Setup of north:
// reuleaux
module reuleaux(input logic clk, input logic rst_n, input logic [2:0] colour,
                input logic [7:0] centre_x, input logic [6:0] centre_y, input logic [7:0] diameter,
                input logic start, output logic done,
                output logic [7:0] vga_x, output logic [6:0] vga_y,
                output logic [2:0] vga_colour, output logic vga_plot);
     logic [7:0] offset_y;
     logic load_offset_y;
     logic reset_offset_y;
     logic [7:0] offset_x;
     logic load_offset_x;
     logic reset_offset_x;
     logic signed [9:0] crit;
     logic load_crit_a;
     logic load_crit_b;
     logic reset_crit;
     logic [7:0] c_x3;                                       
     assign c_x3 = centre_x;
     logic [6:0] c_y3;                                       
     logic [50:0] c_y3_temp;
     assign c_y3_temp = (centre_y - ((diameter * 30'b100010011010011010101001111101) / 30'b111011100110101100101000000000));
    logic [50:0] c_y3_temp_2;
    assign c_y3_temp_2 = c_y3_temp[50] ? -c_y3_temp : c_y3_temp;
     assign c_y3 = c_y3_temp_2[6:0];
     logic [7:0] c_x1;                                       
     assign c_x1 = (centre_x + diameter/8'b00000010);
     logic [6:0] c_y1;                                       
     logic [50:0] c_y1_temp; 
     assign c_y1_temp = (centre_y + ((diameter * 30'b010001001101001101010100111110) / 30'b111011100110101100101000000000));
     assign c_y1 = c_y1_temp[6:0];
     logic [7:0] c_x2;                                       
     logic [50:0] c_x2_temp;
     logic [50:0] c_x2_temp_2;
     assign c_x2_temp = (centre_x - diameter/8'b00000010);
     assign c_x2_temp_2 = c_x2_temp[50] ? -c_x2_temp : c_x2_temp;
     assign c_x2 = c_x2_temp_2[7:0];
     logic [6:0] c_y2;                                       
     logic [50:0] c_y2_temp;
     assign c_y2_temp = (centre_y + ((diameter * 30'b010001001101001101010100111110) / 30'b111011100110101100101000000000));
     assign c_y2 = c_y2_temp[6:0];
     register_r_offset_y rroy(clk, start, offset_y, load_offset_y, reset_offset_y);
     register_r_offset_x rrox(clk, start, offset_x, load_offset_x, diameter, reset_offset_x);
     register_r_crit rrc(clk, start, crit, load_crit_a, load_crit_b, offset_y, offset_x, diameter, reset_crit);
     logic [5:0] state;
  ...
Size: ~6700 cells after synthesis, about 32 flip-flops, roughly 49 I/O pins, about 0.039 sq mm of cells after synthesis.
==> flow/config.mk <==
export PLATFORM = sky130hd
export DESIGN_NAME = reuleaux
export DESIGN_NICKNAME = reuleaux
export VERILOG_FILES = /design/flow/design.v
export SDC_FILE = /design/flow/constraint.sdc
export NUM_CORES = 4
export LEC_CHECK = 0
export ABC_AREA = 1
export CAP_MARGIN = 15
export CELL_PAD_IN_SITES_GLOBAL_PLACEMENT = 0
export CORE_ASPECT_RATIO = 1.11
export CORE_MARGIN = 2
export CORE_UTILIZATION = 71
export CTS_CLUSTER_DIAMETER = 233
export CTS_CLUSTER_SIZE = 56
export GPL_ROUTABILITY_DRIVEN = 1
export GPL_TIMING_DRIVEN = 1
export PLACE_DENSITY = 0.6
export SETUP_SLACK_MARGIN = 5.0
export SLEW_MARGIN = 0
==> flow/constraint.sdc <==
create_clock -name core_clock -period 27.8 [get_ports {clk}]
set_input_delay 5.5600 -clock core_clock [delete_from_list [all_inputs] [get_ports {clk}]]
set_output_delay 5.5600 -clock core_clock [all_outputs]
set_load 0.01 [all_outputs]
run.sh (not shown) runs the stock make flow with config.mk's settings and CLKGATE_MAP_FILE=.
The flow ended early for north: it failed with a tool error in global routing.
The inputs of south differ from those of north as listed below.
- setting PLACE_DENSITY_LB_ADDON to 0.19 for the first time
- changing CTS_CLUSTER_SIZE from 56 to 29
- changing CORE_UTILIZATION from 71 to 58
- removing CTS_CLUSTER_DIAMETER (formerly 233)
- removing PLACE_DENSITY (formerly 0.6)
- removing SETUP_SLACK_MARGIN (formerly 5.0)
- changing SLEW_MARGIN from 0 to 40
- changing ABC_AREA from 1 to 0
- changing the clock period (ns, I/O delays scaled along) from 27.8 to 30.7
==> comparison <==
north and south: no clean run. The cell count after synthesis of south falls short of that of north by 1719. Looking only at final weighted congestion of routability-driven global placement, and setting everything else aside, the higher value of north and south goes to north. The distinct cell type count after synthesis in south is 1.7 times that in north. Synthesized area: south vs north down 8.3%.
Input changes introduced in east (baseline for comparison: south):
- CTS_CLUSTER_DIAMETER: unset -> 334
- CORE_UTILIZATION: 58 -> 71
- the clock period (ns, I/O delays scaled along): 30.7 -> 31.6
Notes after the runs:
east: GRT-0116 in global routing -> run aborted
south and east ended up with nearly the same Yosys chip area.
Die span in x in east vs south: down about 9%
From south to east, count of instantiated cells in the yosys netlist did not move at all.
Looking only at die area, and setting everything else aside, the higher value of south and east goes to south.
Re worst-case setup slack after placement: south was lower than east.
NOTE buffer count from post-CTS setup fixing south->east decreased by more than 10%
Detailed placer's ending HPWL: east > south
